run A:
Design mult_32bit_no_ops, start of the top module:
module mult_32bit_no_ops(
    input              clk,
    input              reset,
    input              start,
    input              signed_mode,  
    input       [31:0] op_a,
    input       [31:0] op_b,
    output reg         done,
    output reg  [63:0] product_out
);
Size in the first run: ~1300 cells after synthesis, about 170 flip-flops, about 130 I/O pins.
clock: 13.4 ns
lec_check: 0
cap_margin: 5
core_aspect_ratio: 0.74
core_margin: 10
core_utilization: 55
cts_cluster_diameter: 124
cts_cluster_size: 11
hold_slack_margin: 0.19
max_routing_layer: met4
slew_margin: 40
run.sh (not shown) runs the stock make flow with config.mk's settings and CLKGATE_MAP_FILE=.
Here is what was changed in the inputs of run B compared with run A.
- MAX_ROUTING_LAYER no longer set, was met4
- CORE_UTILIZATION now 58, was 55
- CORE_ASPECT_RATIO no longer set, was 0.74
- CORE_MARGIN now 2, was 10
- CTS_CLUSTER_DIAMETER no longer set, was 124
- HOLD_SLACK_MARGIN no longer set, was 0.19
- CTS_CLUSTER_SIZE no longer set, was 11
- SLEW_MARGIN now 20, was 40
- CAP_MARGIN now 20, was 5
- the clock period (ns, I/O delays scaled along) now 7.56, was 13.4
### Flow results
From the logs: run B reached the end of the flow and failed the layout checks with negative setup slack. The final layout from run A, which completed every stage, passed the timing, DRC and antenna checks at the end of the flow. Combinational share of power for run B is higher than for run A. Met1 track demand over resource: run B > run A. | register share after synthesis | run A vs run B | ≈ equal |. Taking run B as 1.0, run A lands at 0.49 on power. | final instance area | lower: run A |.
Inputs modified between run B and run C:
- setting CTS_CLUSTER_DIAMETER to 201 for the first time
- changing CAP_MARGIN from 20 to 0
- setting TNS_END_PERCENT to 5 for the first time
- setting PLACE_DENSITY to 0.35 for the first time
- setting CTS_CLUSTER_SIZE to 37 for the first time
- setting GPL_ROUTABILITY_DRIVEN to 1 for the first time
- setting MAX_ROUTING_LAYER to met5 for the first time
- setting CORE_ASPECT_RATIO to 1.54 for the first time
- changing CORE_UTILIZATION from 58 to 71
Findings:
Completing all stages was not enough for run C: its layout failed the final checks because of max-capacitance violations, max-slew violations, negative setup slack.
Filler cell count in the final layout down 885 in run C wrt run B
Non-clock buffer instance count of the final layout: run C and run B compared, lower one is run B
Run B was larger in final cell area than run C.
Placed standard-cell area: run C vs run B down about 5.6%
When run C is set beside run B, its areal power density over the cells turns out to be 18% larger.
Final cell count shrinks by a few percent when moving from run B to run C.
Delta(logic gate share of total power, run C - run B) > 0
In the reports for run C and run B, the smaller wire length belongs to run B.
Comparing combinational gate power for run C and run B, the bigger number came from run C.
Here is what was changed in the inputs of run D compared with run C.
- CTS_CLUSTER_SIZE now 35, was 37
- PLACE_DENSITY no longer set, was 0.35
- CTS_CLUSTER_DIAMETER no longer set, was 201
- the clock period (ns, I/O delays scaled along) now 11.6, was 7.56
==> comparison <==
Run D: all stages done; final checks FAILED (negative setup slack). Run C: all stages done; final checks FAILED (max-capacitance violations, max-slew violations, negative setup slack). Run C has lower worst slew margin relative to its limit than run D. First-pass iteration count of the detailed router for run D: 14 down relative to run C. Power share of the combinational group is lower on run D. Between run C and run D, the flow reports total power after layout decreasing by more than a quarter. Total number of nets in the final design: run D vs run C down 64.

* * *

## try-amber
Starting RTL as in the previous note.
// mult_32bit_no_ops
module mult_32bit_no_ops(
    input              clk,
    input              reset,
    input              start,
    input              signed_mode,  
    input       [31:0] op_a,
    input       [31:0] op_b,
    output reg         done,
    output reg  [63:0] product_out
);
    reg [63:0] A_reg;        
    reg [31:0] M_reg;        
    reg [5:0]  count;        
    reg        sign_a;      
    reg        sign_b;      
    reg [31:0] next_M_val;       
    reg [31:0] next_A_low_val;   
    reg [31:0] A_high_val_to_use;  
    wire [31:0] sum_partial;  
    wire        carry_out;    
    wire result_is_negative = signed_mode & (op_a[31] ^ op_b[31]);
    wire [64:0] A_reg_concat; 
    rca_32bit rca_inst (
        .a(A_reg[63:32]),             
        .b(M_reg),                    
        .cin(1'b0),
        .sum(sum_partial),
        .cout(carry_out)
    );
    wire [31:0] abs_a_sum;
    rca_32bit rca_abs_a_inst (
        .a(~op_a), .b(32'h0), .cin(1'b1), .sum(abs_a_sum), .cout()
    );
  ...
make LEC_CHECK=0 CAP_MARGIN=20 CORE_MARGIN=2 CORE_UTILIZATION=46 CTS_CLUSTER_DIAMETER=113 CTS_CLUSTER_SIZE=16 HOLD_SLACK_MARGIN=-0.09 SLEW_MARGIN=20 finish   # period 14.0 ns
The flow did not stop early for try-amber: all stages ran, and the layout cleared the timing, DRC and antenna checks.
For try-quartz, these inputs were changed with respect to try-amber:
Settings: CTS_CLUSTER_DIAMETER no longer set, was 113; PLACE_DENSITY now 0.6, previously not set; CORE_UTILIZATION now 62, was 46; HOLD_SLACK_MARGIN no longer set, was -0.09; CTS_CLUSTER_SIZE no longer set, was 16; the clock period (ns, I/O delays scaled along) now 9.03, was 14.0.
==> comparison <==
try-amber and try-quartz: one clean run, try-amber; the rest did not finish clean.
try-quartz: flow complete, layout not clean; failing: setup timing
Count of cells along the worst hold path, try-quartz and try-amber, lower one = try-amber.
Per the comparison of try-quartz with try-amber, total die size decreased 6500 um2; clock buffer count increased about 10%.
[compare] base=try-amber new=try-quartz: count of flip-flops with a built-in enable after synthesis comparable; hold slack now smaller; met2 usage now larger.
Of the two candidates, try-amber has the worse shortest clock period the worst path allows after layout and try-quartz the better one.
Against try-amber, cell leakage power in try-quartz rose by a few percent.
Looking at utilization, try-quartz sits 25 points higher than try-amber does.
Re area after synthesis: no difference whatsoever between try-amber and try-quartz.
Final cell area excluding filler cells, try-quartz and try-amber: higher on try-quartz
The following lists how try-maple was set up differently from try-quartz:
Settings: CORE_UTILIZATION: 62 -> 71; ABC_AREA: unset -> 1; PLACE_DENSITY: 0.6 -> 0.91; CTS_CLUSTER_SIZE: unset -> 35; the clock period (ns, I/O delays scaled along): 9.03 -> 10.1.
[summary]
- Of try-maple and try-quartz, it is try-maple that has the higher fraction of power spent switching nets.
- Higher setup slack was reported by try-maple, not try-quartz.
- Going from try-quartz to try-maple, area fraction in mux cells moved down; switching power total moved down; worst setup slack for register-to-register paths moved up; post-route clock skew level.
- try-maple finished every stage; the final checks, however, were not passed, the failures being setup timing.
- try-quartz -> try-maple: number of routed nets with antenna violations delta 0, exact match
- From try-quartz to try-maple the numbers moved as follows: post-route minimum period climbed 0.47 ns, total number of nets in the final design went up by 26%.
Power and IR drop assume default switching activity.
